// ALU
module ALU(
    input logic CLK,
    input logic RST,
    input logic ACT,
    input logic[3:0]  OP,
    input logic[1:0]  MOVI,
    input logic[31:0] REG_A,
    input logic[31:0] REG_B,
    input logic[31:0] MEM,
    input logic[31:0] IMM,
    output logic[31:0] DATA,
    output logic       RDY,
    output logic       VLD
);
    typedef enum logic [1:0] {
        INIT,
        FIRST_STAGE,
        MUL_FIRST_STAGE,
        MUL_SECOND_STAGE
    } state_type;
    state_type state_curr;
    state_type state_next;
    logic[31:0] operand_A;
    logic[31:0] operand_B;
    logic[31:0] norm_res;
    logic[31:0] norm_reg;
    logic[63:0] mult_res;
    logic       mult_req;
    always_comb begin
        case (state_curr)
            INIT:
                if (ACT) begin
                    if (mult_req)
                        state_next = MUL_FIRST_STAGE;
                    else
                        state_next = FIRST_STAGE;
                end else
                     state_next = INIT;
            FIRST_STAGE:      state_next = INIT;
            MUL_FIRST_STAGE:  state_next = MUL_SECOND_STAGE;
            MUL_SECOND_STAGE: state_next = INIT;
        endcase
    end
    always_ff @(posedge CLK) begin
        if (RST) begin
  ...
Size in the first run: about 98 flip-flops, roughly 170 I/O pins, ~44000 um2 of cells after synthesis.
==> flow/config.mk <==
export PLATFORM = sky130hd
export DESIGN_NAME = ALU
export DESIGN_NICKNAME = ALU
export VERILOG_FILES = /design/flow/design.v
export SDC_FILE = /design/flow/constraint.sdc
export NUM_CORES = 4
export LEC_CHECK = 0
export ABC_AREA = 0
export CAP_MARGIN = 20
export CORE_MARGIN = 2
export CORE_UTILIZATION = 72
export CTS_CLUSTER_DIAMETER = 392
export CTS_CLUSTER_SIZE = 98
export PLACE_DENSITY = 0.39
export SLEW_MARGIN = 20
==> flow/constraint.sdc <==
create_clock -name core_clock -period 5.92 [get_ports {CLK}]
set_input_delay 1.1840 -clock core_clock [delete_from_list [all_inputs] [get_ports {CLK}]]
set_output_delay 1.1840 -clock core_clock [all_outputs]
set_load 0.01 [all_outputs]
run.sh (not shown) runs the stock make flow with config.mk's settings and CLKGATE_MAP_FILE=.
The first run never finished: it broke off in global routing (5_1_grt) with GRT-0116.
Change:
ABC_AREA = default   (was 0)
CORE_UTILIZATION = 40   (was 72)
CTS_CLUSTER_DIAMETER = default   (was 392)
CTS_CLUSTER_SIZE = default   (was 98)
PLACE_DENSITY = default   (was 0.39)
clock period = 10.3 ns   (was 5.92 ns; I/O delays follow)
Outcome: This time the run completed without violations; die area climbs by 79%; synthesized cell count does not change; synthesized area is unchanged.
Change:
CELL_PAD_IN_SITES_DETAIL_PLACEMENT = 1   (was default)
CORE_ASPECT_RATIO = 0.94   (was default)
GPL_TIMING_DRIVEN = 0   (was default)
clock period = 10.5 ns   (was 10.3 ns; I/O delays follow)
Outcome:
- This time the run ran to the end with violations: negative setup slack
- global-route usage went up by 7.1 points
- final cell count came out lower by 1.7%
- sequential share of layout area is higher by 0.12 points
- first-iteration DRC count went up by 34%
- worst hold slack improved by 0.053 ns
- die size is unchanged
- via count climbs by 5.6%
- wire length grows by 24%
Change:
ABC_AREA = 1   (was default)
CAP_MARGIN = 10   (was 20)
CELL_PAD_IN_SITES_GLOBAL_PLACEMENT = 3   (was default)
CORE_UTILIZATION = 71   (was 40)
GPL_TIMING_DRIVEN = 1   (was 0)
PLACE_DENSITY_LB_ADDON = 0.12   (was default)
SLEW_MARGIN = 0   (was 20)
TNS_END_PERCENT = 25   (was default)
With this change the flow ended with an error in global placement without I/O (3_1_place_gp_skip_io).
Synthesized cell count rises by 27%.
Synthesized area rises by 8.4%.
Die size falls by 38%.
Change:
CAP_MARGIN = 20   (was 10)
CELL_PAD_IN_SITES_DETAIL_PLACEMENT = default   (was 1)
CELL_PAD_IN_SITES_GLOBAL_PLACEMENT = default   (was 3)
CORE_ASPECT_RATIO = default   (was 0.94)
CORE_UTILIZATION = 40   (was 71)
CTS_CLUSTER_DIAMETER = 384   (was default)
CTS_CLUSTER_SIZE = 30   (was default)
GPL_TIMING_DRIVEN = default   (was 1)
PLACE_DENSITY_LB_ADDON = default   (was 0.12)
SETUP_SLACK_MARGIN = -0.95   (was default)
SLEW_MARGIN = 20   (was 0)
TNS_END_PERCENT = default   (was 25)
Effect: Now the flow completed without violations. Die area increases by well over a third. Synthesized cell count stays the same. Area after synthesis is unchanged.

---

Setup of oak:
The RTL this note starts from:
==> flow/design.v <==
module ALU(
    input logic CLK,
    input logic RST,
    input logic ACT,
    input logic[3:0]  OP,
    input logic[1:0]  MOVI,
    input logic[31:0] REG_A,
    input logic[31:0] REG_B,
    input logic[31:0] MEM,
    input logic[31:0] IMM,
    output logic[31:0] DATA,
    output logic       RDY,
    output logic       VLD
);
    typedef enum logic [1:0] {
        INIT,
        FIRST_STAGE,
        MUL_FIRST_STAGE,
        MUL_SECOND_STAGE
    } state_type;
    state_type state_curr;
    state_type state_next;
    logic[31:0] operand_A;
    logic[31:0] operand_B;
    logic[31:0] norm_res;
    logic[31:0] norm_reg;
    logic[63:0] mult_res;
    logic       mult_req;
    always_comb begin
        case (state_curr)
            INIT:
                if (ACT) begin
                    if (mult_req)
                        state_next = MUL_FIRST_STAGE;
                    else
                        state_next = FIRST_STAGE;
                end else
                     state_next = INIT;
            FIRST_STAGE:      state_next = INIT;
            MUL_FIRST_STAGE:  state_next = MUL_SECOND_STAGE;
            MUL_SECOND_STAGE: state_next = INIT;
        endcase
    end
    always_ff @(posedge CLK) begin
        if (RST) begin
            state_curr  <= INIT;
        end else begin
            state_curr <= state_next;
            if (state_next == MUL_FIRST_STAGE)
                mult_res <= operand_A * operand_B;
            if (state_next == FIRST_STAGE)
                norm_reg <= norm_res;
        end
    end
    always_comb begin
        case (state_curr)
            INIT:             DATA = 32'b0;
            FIRST_STAGE:      DATA = norm_reg;
            MUL_FIRST_STAGE:  DATA = mult_res[31:0];
            MUL_SECOND_STAGE: DATA = mult_res[63:32];
        endcase
    end
    assign operand_A = REG_A;
    assign VLD = (state_curr != INIT) & ~RST;
    assign RDY = state_curr == INIT;
    always_comb begin
        case (MOVI)
            2'b00:   operand_B = REG_B;
            2'b01:   operand_B = MEM;
            2'b10:   operand_B = IMM;
            default: operand_B = '0;
        endcase
    end
    always_comb begin
        norm_res = 32'b0;
        mult_req = 0;
        if (RDY) begin
            case (OP)
                4'b0000: norm_res = operand_A + operand_B;             
                4'b0001: norm_res = operand_A - operand_B;             
                4'b0010: mult_req = 1;                                 
                4'b0011: norm_res = {1'b0, operand_B[31:1]};           
                4'b0100: norm_res = {operand_B[30:0], 1'b0};           
                4'b0101: norm_res = {operand_B[0], operand_B[31:1]};   
                4'b0110: norm_res = {operand_B[30:0], operand_B[31]};  
                4'b0111: norm_res = ~operand_B;                        
                4'b1000: norm_res = operand_A & operand_B;             
                4'b1001: norm_res = operand_A | operand_B;             
                4'b1010: norm_res = operand_A ^ operand_B;             
                4'b1011: norm_res = ~(operand_A & operand_B);          
                4'b1100: norm_res = ~(operand_A | operand_B);          
                4'b1101: norm_res = ~(operand_A ^ operand_B);          
                4'b1110: norm_res = operand_B + 1;                     
                4'b1111: norm_res = operand_B - 1;                     
            endcase
        end
    end
endmodule
clock: 5.92 ns
lec_check: 0
abc_area: 0
cap_margin: 20
core_margin: 2
core_utilization: 72
cts_cluster_diameter: 392
cts_cluster_size: 98
place_density: 0.86
slew_margin: 20
For oak, the flow was terminated by a tool error in global routing (5_1_grt) and produced no final design.
> inputs changed (oak -> cedar)
- removing ABC_AREA (formerly 0)
- removing PLACE_DENSITY (formerly 0.86)
- removing CTS_CLUSTER_SIZE (formerly 98)
- changing CORE_UTILIZATION from 72 to 60
- setting MAX_ROUTING_LAYER to met4 for the first time
- removing CTS_CLUSTER_DIAMETER (formerly 392)
- changing the clock period (ns, I/O delays scaled along) from 5.92 to 8.26
Notes after the runs:
[flow] cedar | stages: complete | final checks: fail | reason: negative setup slack
On number of clock sinks seen by CTS, cedar tracks oak almost exactly.
oak → cedar: number of cells in the design after placement now larger; number of synthesized flops with an enable pin comparable; die width now larger.
Die footprint of cedar exceeds that of oak by more than 10%.
Comparing oak against cedar, there is no change at all in proportion of synthesized chip area in sequential cells.
Number of standard-cell rows in the floorplan in cedar is 9 higher than in oak
NOTE: die boundary height in cedar exceeds that of oak
